==> cedar <==
Design divider, start of the top module:
module divider (
    input div_clk,
    input resetn,
    input div,
    input div_signed,
    input [31:0] x,
    input [31:0] y,
    output [31:0] s,
    output [31:0] r,
    output complete
);
clock: 11.8 ns
lec_check: 0
abc_area: 1
cap_margin: 30
cell_pad_in_sites_detail_placement: 0
core_margin: 2
core_utilization: 40
cts_cluster_diameter: 264
cts_cluster_size: 12
max_routing_layer: met5
min_routing_layer: met1
slew_margin: 25
run.sh (not shown) runs the stock make flow with config.mk's settings and CLKGATE_MAP_FILE=.
==> fjord: changes against cedar <==
Settings changed: ABC_AREA 1 to unset, CAP_MARGIN 30 to 20, CELL_PAD_IN_SITES_DETAIL_PLACEMENT 0 to unset, CTS_CLUSTER_DIAMETER 264 to unset, CTS_CLUSTER_SIZE 12 to unset, MAX_ROUTING_LAYER met5 to unset, MIN_ROUTING_LAYER met1 to unset, SLEW_MARGIN 25 to 20.
==> flow/constraint.sdc (replaced) <==
create_clock -name core_clock -period 9.99 [get_ports {div_clk}]
set_input_delay 1.9980 -clock core_clock [delete_from_list [all_inputs] [get_ports {div_clk}]]
set_output_delay 1.9980 -clock core_clock [all_outputs]
set_load 0.01 [all_outputs]
==> lagoon: changes against cedar <==
Settings changed: ABC_AREA 1 to unset, CAP_MARGIN 30 to 20, CELL_PAD_IN_SITES_DETAIL_PLACEMENT 0 to unset, CORE_UTILIZATION 40 to 66, CTS_CLUSTER_DIAMETER 264 to 364, CTS_CLUSTER_SIZE 12 to 100, MAX_ROUTING_LAYER met5 to unset, MIN_ROUTING_LAYER met1 to unset, PLACE_DENSITY set to 0.39, SLEW_MARGIN 25 to 20.
==> flow/constraint.sdc (replaced) <==
create_clock -name core_clock -period 4.75 [get_ports {div_clk}]
set_input_delay 0.9500 -clock core_clock [delete_from_list [all_inputs] [get_ports {div_clk}]]
set_output_delay 0.9500 -clock core_clock [all_outputs]
set_load 0.01 [all_outputs]
==> willow: changes against cedar <==
Settings changed: ABC_AREA 1 to unset, CELL_PAD_IN_SITES_DETAIL_PLACEMENT 0 to 2, CORE_ASPECT_RATIO set to 0.62, CORE_MARGIN 2 to 6, CORE_UTILIZATION 40 to 24, CTS_CLUSTER_DIAMETER 264 to unset, CTS_CLUSTER_SIZE 12 to unset, GPL_ROUTABILITY_DRIVEN set to 1, HOLD_SLACK_MARGIN set to 0.11, MAX_ROUTING_LAYER met5 to unset, MIN_ROUTING_LAYER met1 to unset, PLACE_DENSITY set to 0.7, SETUP_SLACK_MARGIN set to 1.63, SLEW_MARGIN 25 to 0, TNS_END_PERCENT set to 85.
==> flow/constraint.sdc (replaced) <==
create_clock -name core_clock -period 10.4 [get_ports {div_clk}]
set_input_delay 2.0800 -clock core_clock [delete_from_list [all_inputs] [get_ports {div_clk}]]
set_output_delay 2.0800 -clock core_clock [all_outputs]
set_load 0.01 [all_outputs]
==> results <==
| quantity | lagoon | willow | cedar | fjord |
|---|---|---|---|---|
| Outcome | stopped before the end | complete, no violations | complete, no violations | complete, no violations |
| Stage where the flow stopped | global routing | - | - | - |
| Setup crit end | - | rem[62]$_SDFFE_PN0P_ | rem[64]$_SDFFE_PN0P_ | rem[64]$_SDFFE_PN0P_ |
| Total number of cells along the worst setup path | - | 43 | 59 | 39 |
| Die y size | 225 um | 300 um | 279 um | 288 um |
| Via/cell ratio | - | 6.57 | 5.54 | 6.17 |
| Inverter count | - | 90 | 543 | 88 |
| Reg2Reg Capture Point | - | rem[62]$_SDFFE_PN0P_ | rem[64]$_SDFFE_PN0P_ | rem[64]$_SDFFE_PN0P_ |
| Category of the worst setup path launch point | - | flip-flop | flip-flop | flip-flop |
| FF+latch count | - | 306 | 306 | 306 |
| Total number of H-tree levels | 1 | 2 | 1 | 2 |
| Clk ins delay skew pair | - | 0.67 ns | 0.62 ns | 0.58 ns |
| Remaining routing DRC violations | - | 0 | 0 | 0 |
| Top class by area | - | logic gates | logic gates | logic gates |
| Startpoint of the most critical hold path | - | x_abs_reg[25]$_SDFFE_PN0P_ | quot[22]$_SDFFE_PP0P_ | x_abs_reg[29]$_SDFFE_PN0P_ |
| Simple-gate area share of the yosys netlist | 22.7% | 22.7% | 31.5% | 22.7% |
| Detailed-route via count | - | 42450 | 33491 | 34298 |
| Worst Max-Slew Pin Slew | - | 1.12 ns | 1.01 ns | 0.968 ns |
| Iter 0 DRT Violations | - | 6214 | 3498 | 3768 |
| Worst slack on hold paths | - | 0.481 ns | 0.464 ns | 0.448 ns |
| Instance area after placement | 40700 um^2 | 36400 um^2 | 31800 um^2 | 34800 um^2 |
| Final core utilization | - | 30.3% | 43.7% | 45.4% |
